==> job 1180: inputs <==
==> flow/design.v (excerpt) <==
module router #(
    parameter AXIS_DATA_WIDTH = 40,
    parameter ID_WIDTH = 4,
    parameter CHANNEL_NUMBER = 5,
    parameter BUFFER_LENGTH = 8,
    parameter MAX_ROUTERS_X = 4,
    parameter MAX_ROUTERS_X_WIDTH
    = $clog2(MAX_ROUTERS_X),
    parameter MAX_ROUTERS_Y = 4,
    parameter MAX_ROUTERS_Y_WIDTH
    = $clog2(MAX_ROUTERS_Y),
    parameter ROUTER_X = 1,
    parameter ROUTER_Y = 2,
    parameter STRB_WIDTH = AXIS_DATA_WIDTH/8
)(
    input  clk_i, rst_n_i,
    input  logic [CHANNEL_NUMBER*AXIS_DATA_WIDTH-1:0] in_tdata_i,
    input  logic [CHANNEL_NUMBER*STRB_WIDTH-1:0]      in_tstrb_i,
    input  logic [CHANNEL_NUMBER*STRB_WIDTH-1:0]      in_tkeep_i,
    input  logic [CHANNEL_NUMBER-1:0]                 in_tlast_i,
    input  logic [CHANNEL_NUMBER*ID_WIDTH-1:0]        in_tid_i,
    input  logic [CHANNEL_NUMBER-1:0]                 in_tvalid_i,
    output logic [CHANNEL_NUMBER-1:0]                 in_tready_o,
    output logic [CHANNEL_NUMBER*AXIS_DATA_WIDTH-1:0] out_tdata_o,
    output logic [CHANNEL_NUMBER*STRB_WIDTH-1:0]      out_tstrb_o,
    output logic [CHANNEL_NUMBER*STRB_WIDTH-1:0]      out_tkeep_o,
    output logic [CHANNEL_NUMBER-1:0]                 out_tlast_o,
    output logic [CHANNEL_NUMBER*ID_WIDTH-1:0]        out_tid_o,
    output logic [CHANNEL_NUMBER-1:0]                 out_tvalid_o,
    input  logic [CHANNEL_NUMBER-1:0]                 out_tready_i
);
    localparam FLIT_WIDTH = AXIS_DATA_WIDTH + 2*STRB_WIDTH + 1 + ID_WIDTH;
    logic [CHANNEL_NUMBER*FLIT_WIDTH-1:0] in_flit;
    logic [CHANNEL_NUMBER*FLIT_WIDTH-1:0] queue_o_data;
    logic [CHANNEL_NUMBER-1:0]            queue_o_valid;
    logic [CHANNEL_NUMBER-1:0]            queue_o_ready;
    logic [FLIT_WIDTH-1:0] arbiter_o_data;
    logic                  arbiter_o_valid;
    logic                  arbiter_o_ready;
    logic [CHANNEL_NUMBER*FLIT_WIDTH-1:0] out_flit;
    logic [MAX_ROUTERS_X_WIDTH-1:0] target_x;
  ...
clock: 4.11 ns
lec_check: 0
abc_area: 1
cap_margin: 20
core_aspect_ratio: 1.26
core_margin: 2
core_utilization: 72
cts_cluster_diameter: 394
cts_cluster_size: 18
place_density: 0.6
slew_margin: 20
run.sh (not shown) runs the stock make flow with config.mk's settings and CLKGATE_MAP_FILE=.
==> inputs of job 1319, as changes to job 1180 <==
- ABC_AREA: 1 -> unset
- CORE_ASPECT_RATIO: 1.26 -> unset
- CTS_CLUSTER_DIAMETER: 394 -> unset
- CTS_CLUSTER_SIZE: 18 -> unset
- MAX_ROUTING_LAYER: unset -> met4
==> flow/constraint.sdc (replaced) <==
create_clock -name core_clock -period 4.78 [get_ports {clk_i}]
set_input_delay 0.9560 -clock core_clock [delete_from_list [all_inputs] [get_ports {clk_i}]]
set_output_delay 0.9560 -clock core_clock [all_outputs]
set_load 0.01 [all_outputs]
==> inputs of job 4042, as changes to job 1180 <==
- ABC_AREA: 1 -> unset
- CAP_MARGIN: 20 -> 5
- CORE_ASPECT_RATIO: 1.26 -> 0.53
- CTS_CLUSTER_DIAMETER: 394 -> unset
- CTS_CLUSTER_SIZE: 18 -> 41
- PLACE_DENSITY: 0.6 -> unset
- PLACE_DENSITY_LB_ADDON: unset -> 0.0
- SETUP_SLACK_MARGIN: unset -> 1.21
==> comparison table <==
|  | job 1180 | job 4042 | job 1319 |
|---|---|---|---|
| Xor/xnor share | 0.213% | 0.275% | 0.275% |
| Number of hold buffers added after cts | 0 | - | 0 |
| Fraction of post-synthesis cell area in the top cell type by area | 69.7% | 71.4% | 71.4% |
| Number of buffers on the longest clock path | 3 | - | 3 |
| Post-CTS Setup Inserts | 13 | - | 163 |
| Area fraction in mux cells | 0.0106% | 17.7% | 17.7% |
| Register share after synthesis | 72.8% | 74.6% | 74.6% |
| Cell count after placement | 10100 | - | 7080 |
| Dpl cell area | 0.110 sq mm | - | 0.104 sq mm |
| Result of the run | complete, but fails checks | aborted with a tool error | aborted with a tool error |
| Failing step | - | detailed placement | global routing |
| Layout check failures | setup timing | - | - |
| H-tree levels | 4 | - | 4 |
| Synthesized Nets | 7907 | 4925 | 4925 |
| Synthesized-area fraction occupied by adder cells | 0.800% | 0.820% | 0.820% |
| Half-perimeter wire length after placement | 194 mm | - | 168 mm |
| Weighted congestion at the end of routability-driven global placement | 1.03 | 0.982 | 1.02 |
| Chip area in the Yosys report | 0.0948 sq mm | 0.0925 sq mm | 0.0925 sq mm |
| Die span in y | 411 um | 265 um | 362 um |

---

==> v2 <==
Starting RTL as in the previous note.
clock: 4.75 ns
lec_check: 0
cap_margin: 40
core_margin: 2
core_utilization: 66
max_routing_layer: met4
place_density: 0.6
slew_margin: 20
==> v9 (differences from v2) <==
Settings changed: CAP_MARGIN 40 to 20, MAX_ROUTING_LAYER met4 to not set.
==> flow/constraint.sdc (replaced) <==
create_clock -name core_clock -period 4.11 [get_ports {clk_i}]
set_input_delay 0.8220 -clock core_clock [delete_from_list [all_inputs] [get_ports {clk_i}]]
set_output_delay 0.8220 -clock core_clock [all_outputs]
set_load 0.01 [all_outputs]
==> v31 (differences from v2) <==
Settings changed: CAP_MARGIN 40 to 15, CORE_UTILIZATION 66 to 72, CTS_CLUSTER_SIZE set to 41, MAX_ROUTING_LAYER met4 to not set, PLACE_DENSITY 0.6 to not set, PLACE_DENSITY_LB_ADDON set to 0.0, SETUP_SLACK_MARGIN set to -0.34.
==> flow/constraint.sdc (replaced) <==
create_clock -name core_clock -period 5.34 [get_ports {clk_i}]
set_input_delay 1.0680 -clock core_clock [delete_from_list [all_inputs] [get_ports {clk_i}]]
set_output_delay 1.0680 -clock core_clock [all_outputs]
set_load 0.01 [all_outputs]
==> comparison table <==
quantity	v2	v31	v9
Antenna fix cells	49	-	34
Initial Util	66.37%	72.53%	66.37%
Crit path max fanout	12	-	9
Clock latency reported for the late side of the worst-skew pair	0.86 ns	-	0.86 ns
Total wirelength of the detailed-routed design	261.9 mm	-	273.4 mm
Non-clk buf share	11.14%	-	11.50%
TritonCTS clock tree	built	-	built
Result of the run	finished with violations	stopped before the end	finished with violations
Stage where the flow stopped	-	global routing	-
Violated checks	negative setup slack	-	negative setup slack
Starting DRC count in detailed routing	6948	-	6632
TritonCTS Buffers	216	213	215
Worst reg2reg path endpoint	gen_fifos[4].q.count[3]$_DFFE_PN0P_	-	gen_fifos[1].q.count[3]$_DFFE_PN0P_
Vertical extent of the die	378.3 um	362.4 um	378.3 um
M1 WL	88.25 mm	-	90.90 mm
Seq/total area	59.65%	-	58.91%
Crit path arrival time	5.17 ns	-	5.17 ns
Met2 routed WL	131.5 mm	-	134.5 mm
Worst reg-to-reg setup slack	-0.77 ns	-	-1.62 ns
Number of filler instances in the final layout	6385	-	6187

---

==> job 1992: inputs <==
router again, from the RTL that the note above started with.
Settings: LEC_CHECK=0, CAP_MARGIN=0, CELL_PAD_IN_SITES_DETAIL_PLACEMENT=2, CELL_PAD_IN_SITES_GLOBAL_PLACEMENT=2, CORE_ASPECT_RATIO=0.9, CORE_MARGIN=5, CORE_UTILIZATION=26, CTS_CLUSTER_DIAMETER=400, GPL_TIMING_DRIVEN=0, HOLD_SLACK_MARGIN=0.05, MAX_ROUTING_LAYER=met4, MIN_ROUTING_LAYER=met1, PLACE_DENSITY_LB_ADDON=0.27, SLEW_MARGIN=20, TNS_END_PERCENT=35; clock period 8.04 ns.
==> job 7179: changes against job 1992 <==
- CAP_MARGIN: 0 -> 20
- CELL_PAD_IN_SITES_DETAIL_PLACEMENT: 2 -> not set
- CELL_PAD_IN_SITES_GLOBAL_PLACEMENT: 2 -> not set
- CORE_ASPECT_RATIO: 0.9 -> not set
- CORE_MARGIN: 5 -> 2
- CORE_UTILIZATION: 26 -> 45
- CTS_CLUSTER_DIAMETER: 400 -> not set
- GPL_TIMING_DRIVEN: 0 -> not set
- HOLD_SLACK_MARGIN: 0.05 -> not set
- MAX_ROUTING_LAYER: met4 -> not set
- MIN_ROUTING_LAYER: met1 -> not set
- PLACE_DENSITY: not set -> 0.6
- PLACE_DENSITY_LB_ADDON: 0.27 -> not set
- TNS_END_PERCENT: 35 -> not set
==> flow/constraint.sdc (replaced) <==
create_clock -name core_clock -period 7.5 [get_ports {clk_i}]
set_input_delay 1.5000 -clock core_clock [delete_from_list [all_inputs] [get_ports {clk_i}]]
set_output_delay 1.5000 -clock core_clock [all_outputs]
set_load 0.01 [all_outputs]
==> job 8291: changes against job 1992 <==
- CAP_MARGIN: 0 -> 20
- CELL_PAD_IN_SITES_DETAIL_PLACEMENT: 2 -> not set
- CELL_PAD_IN_SITES_GLOBAL_PLACEMENT: 2 -> not set
- CORE_ASPECT_RATIO: 0.9 -> not set
- CORE_MARGIN: 5 -> 2
- CORE_UTILIZATION: 26 -> 66
- CTS_CLUSTER_DIAMETER: 400 -> not set
- GPL_TIMING_DRIVEN: 0 -> not set
- HOLD_SLACK_MARGIN: 0.05 -> not set
- MAX_ROUTING_LAYER: met4 -> not set
- MIN_ROUTING_LAYER: met1 -> not set
- PLACE_DENSITY: not set -> 0.6
- PLACE_DENSITY_LB_ADDON: 0.27 -> not set
- TNS_END_PERCENT: 35 -> not set
==> flow/constraint.sdc (replaced) <==
create_clock -name core_clock -period 5.83 [get_ports {clk_i}]
set_input_delay 1.1660 -clock core_clock [delete_from_list [all_inputs] [get_ports {clk_i}]]
set_output_delay 1.1660 -clock core_clock [all_outputs]
set_load 0.01 [all_outputs]
==> qor summary <==
item                                                                                job 7179                    job 8291                             job 1992
Run status                                                          timing/DRC/antenna clean  complete, but fails checks             timing/DRC/antenna clean
Reasons for failing layout checks                                                          -        negative setup slack                                    -
Number of logged tool warnings                                                            35                          39                                   36
Beginning of the worst hold path                         gen_fifos[1].q.count[3]$_DFFE_PN0P_                           -  arb.packages_left[2][2]$_DFFE_PN0N_
Global-route met2 utilization                                                          40.5%                       55.8%                                32.3%
Top layer reached by signal wires                                                       met5                        met5                                 met4
Area share of buffers outside the clock network                                        6.81%                       9.51%                                8.86%
Count of buffer and inverter cells on the critical path                                    6                           8                                    8
Class of the worst hold path                                                      reg -> reg                 in -> async                           reg -> reg
Die span in y                                                                         457 um                      378 um                               576 um
Detailed-routed wire length on met2                                                128000 um                   128000 um                            176000 um
Clock Latency Late Sink                                                              0.90 ns                     0.85 ns                              0.94 ns
Stages on the worst setup path                                                            16                          20                                   18
Worst path arrival time                                                              5.93 ns                     5.21 ns                              6.26 ns
Sequential fraction of total cell area                                                 62.4%                       60.4%                                59.3%

---

==> yarrow: inputs <==
router again, from the RTL that the note above started with.
==> flow/design.v (excerpt) <==
module router #(
    parameter AXIS_DATA_WIDTH = 40,
    parameter ID_WIDTH = 4,
    parameter CHANNEL_NUMBER = 5,
    parameter BUFFER_LENGTH = 8,
    parameter MAX_ROUTERS_X = 4,
    parameter MAX_ROUTERS_X_WIDTH
    = $clog2(MAX_ROUTERS_X),
    parameter MAX_ROUTERS_Y = 4,
    parameter MAX_ROUTERS_Y_WIDTH
    = $clog2(MAX_ROUTERS_Y),
    parameter ROUTER_X = 1,
    parameter ROUTER_Y = 2,
    parameter STRB_WIDTH = AXIS_DATA_WIDTH/8
)(
    input  clk_i, rst_n_i,
    input  logic [CHANNEL_NUMBER*AXIS_DATA_WIDTH-1:0] in_tdata_i,
    input  logic [CHANNEL_NUMBER*STRB_WIDTH-1:0]      in_tstrb_i,
    input  logic [CHANNEL_NUMBER*STRB_WIDTH-1:0]      in_tkeep_i,
    input  logic [CHANNEL_NUMBER-1:0]                 in_tlast_i,
    input  logic [CHANNEL_NUMBER*ID_WIDTH-1:0]        in_tid_i,
    input  logic [CHANNEL_NUMBER-1:0]                 in_tvalid_i,
    output logic [CHANNEL_NUMBER-1:0]                 in_tready_o,
    output logic [CHANNEL_NUMBER*AXIS_DATA_WIDTH-1:0] out_tdata_o,
    output logic [CHANNEL_NUMBER*STRB_WIDTH-1:0]      out_tstrb_o,
    output logic [CHANNEL_NUMBER*STRB_WIDTH-1:0]      out_tkeep_o,
    output logic [CHANNEL_NUMBER-1:0]                 out_tlast_o,
    output logic [CHANNEL_NUMBER*ID_WIDTH-1:0]        out_tid_o,
    output logic [CHANNEL_NUMBER-1:0]                 out_tvalid_o,
    input  logic [CHANNEL_NUMBER-1:0]                 out_tready_i
);
    localparam FLIT_WIDTH = AXIS_DATA_WIDTH + 2*STRB_WIDTH + 1 + ID_WIDTH;
    logic [CHANNEL_NUMBER*FLIT_WIDTH-1:0] in_flit;
    logic [CHANNEL_NUMBER*FLIT_WIDTH-1:0] queue_o_data;
    logic [CHANNEL_NUMBER-1:0]            queue_o_valid;
    logic [CHANNEL_NUMBER-1:0]            queue_o_ready;
    logic [FLIT_WIDTH-1:0] arbiter_o_data;
    logic                  arbiter_o_valid;
    logic                  arbiter_o_ready;
    logic [CHANNEL_NUMBER*FLIT_WIDTH-1:0] out_flit;
    logic [MAX_ROUTERS_X_WIDTH-1:0] target_x;
    logic [MAX_ROUTERS_Y_WIDTH-1:0] target_y;
    generate
        genvar i;
        for (i = 0; i < CHANNEL_NUMBER; i++) begin : gen_fifos
            assign in_flit[i*FLIT_WIDTH +: FLIT_WIDTH] = {
                in_tdata_i[i*AXIS_DATA_WIDTH +: AXIS_DATA_WIDTH],
                in_tstrb_i[i*STRB_WIDTH +: STRB_WIDTH],
                in_tkeep_i[i*STRB_WIDTH +: STRB_WIDTH],
  ...
Settings: LEC_CHECK=0, ABC_AREA=1, CAP_MARGIN=20, CORE_MARGIN=2, CORE_UTILIZATION=72, CTS_CLUSTER_DIAMETER=394, PLACE_DENSITY=0.6, SLEW_MARGIN=20; clock period 4.44 ns.
==> zinc (differences from yarrow) <==
==> flow/config.mk (replaced) <==
export PLATFORM = sky130hd
export DESIGN_NAME = router
export DESIGN_NICKNAME = router
export VERILOG_FILES = /design/flow/design.v
export SDC_FILE = /design/flow/constraint.sdc
export NUM_CORES = 4
export LEC_CHECK = 0
export CAP_MARGIN = 5
export CELL_PAD_IN_SITES_DETAIL_PLACEMENT = 0
export CORE_MARGIN = 2
export CORE_UTILIZATION = 72
export CTS_CLUSTER_DIAMETER = 389
export CTS_CLUSTER_SIZE = 28
export HOLD_SLACK_MARGIN = 0.3
export MAX_ROUTING_LAYER = met5
export PLACE_DENSITY_LB_ADDON = 0.0
export SETUP_SLACK_MARGIN = 0.39
export SLEW_MARGIN = 20
export TNS_END_PERCENT = 20
==> flow/constraint.sdc (replaced) <==
create_clock -name core_clock -period 4.47 [get_ports {clk_i}]
set_input_delay 0.8940 -clock core_clock [delete_from_list [all_inputs] [get_ports {clk_i}]]
set_output_delay 0.8940 -clock core_clock [all_outputs]
set_load 0.01 [all_outputs]
==> metrics.txt <==
# HELP chip_impl_metric Flow report values
# TYPE chip_impl_metric gauge
chip_impl_info{name="last-stage-reached",value="4_1_cts"} 1
chip_impl_metric{name="postSynthAreaPerCell",unit="um^2"} 20.19
chip_impl_metric{name="ys_types",unit=""} 77
chip_impl_info{name="stop_error",value="[ERROR DPL-0033] detailed placement checks failed during check placement."} 1
chip_impl_metric{name="ys_sh_simple",unit="%"} 3.394
chip_impl_metric{name="yosys.stat.seqShare",unit="%"} 74.62
chip_impl_info{name="outcome",value="did not finish"} 1
chip_impl_metric{name="floorplan_net_count",unit=""} 4925
chip_impl_metric{name="die-width",unit="um"} 362.4
chip_impl_metric{name="xor_area_share",unit="%"} 0.2746
chip_impl_metric{name="fp_density",unit="%"} 72.53
The numbers above come from zinc.

==> metrics.txt <==
# HELP chip_impl_metric Flow report values
# TYPE chip_impl_metric gauge
chip_impl_info{name="outcome",value="complete, but fails checks"} 1
chip_impl_info{name="reasons_for_failing_layout_checks",value="setup timing"} 1
chip_impl_metric{name="ys_types",unit=""} 53
chip_impl_metric{name="floorplan_net_count",unit=""} 7907
chip_impl_metric{name="ys_sh_simple",unit="%"} 10.91
chip_impl_metric{name="die-width",unit="um"} 366.8
chip_impl_metric{name="fp_density",unit="%"} 72.27
chip_impl_metric{name="finalWorstSetupSlack",unit="ns"} -1.475
chip_impl_metric{name="timing.final.setup_violations",unit=""} 339
chip_impl_metric{name="yosys.stat.seqShare",unit="%"} 72.83
chip_impl_metric{name="xor_area_share",unit="%"} 0.2126
The numbers above come from yarrow.

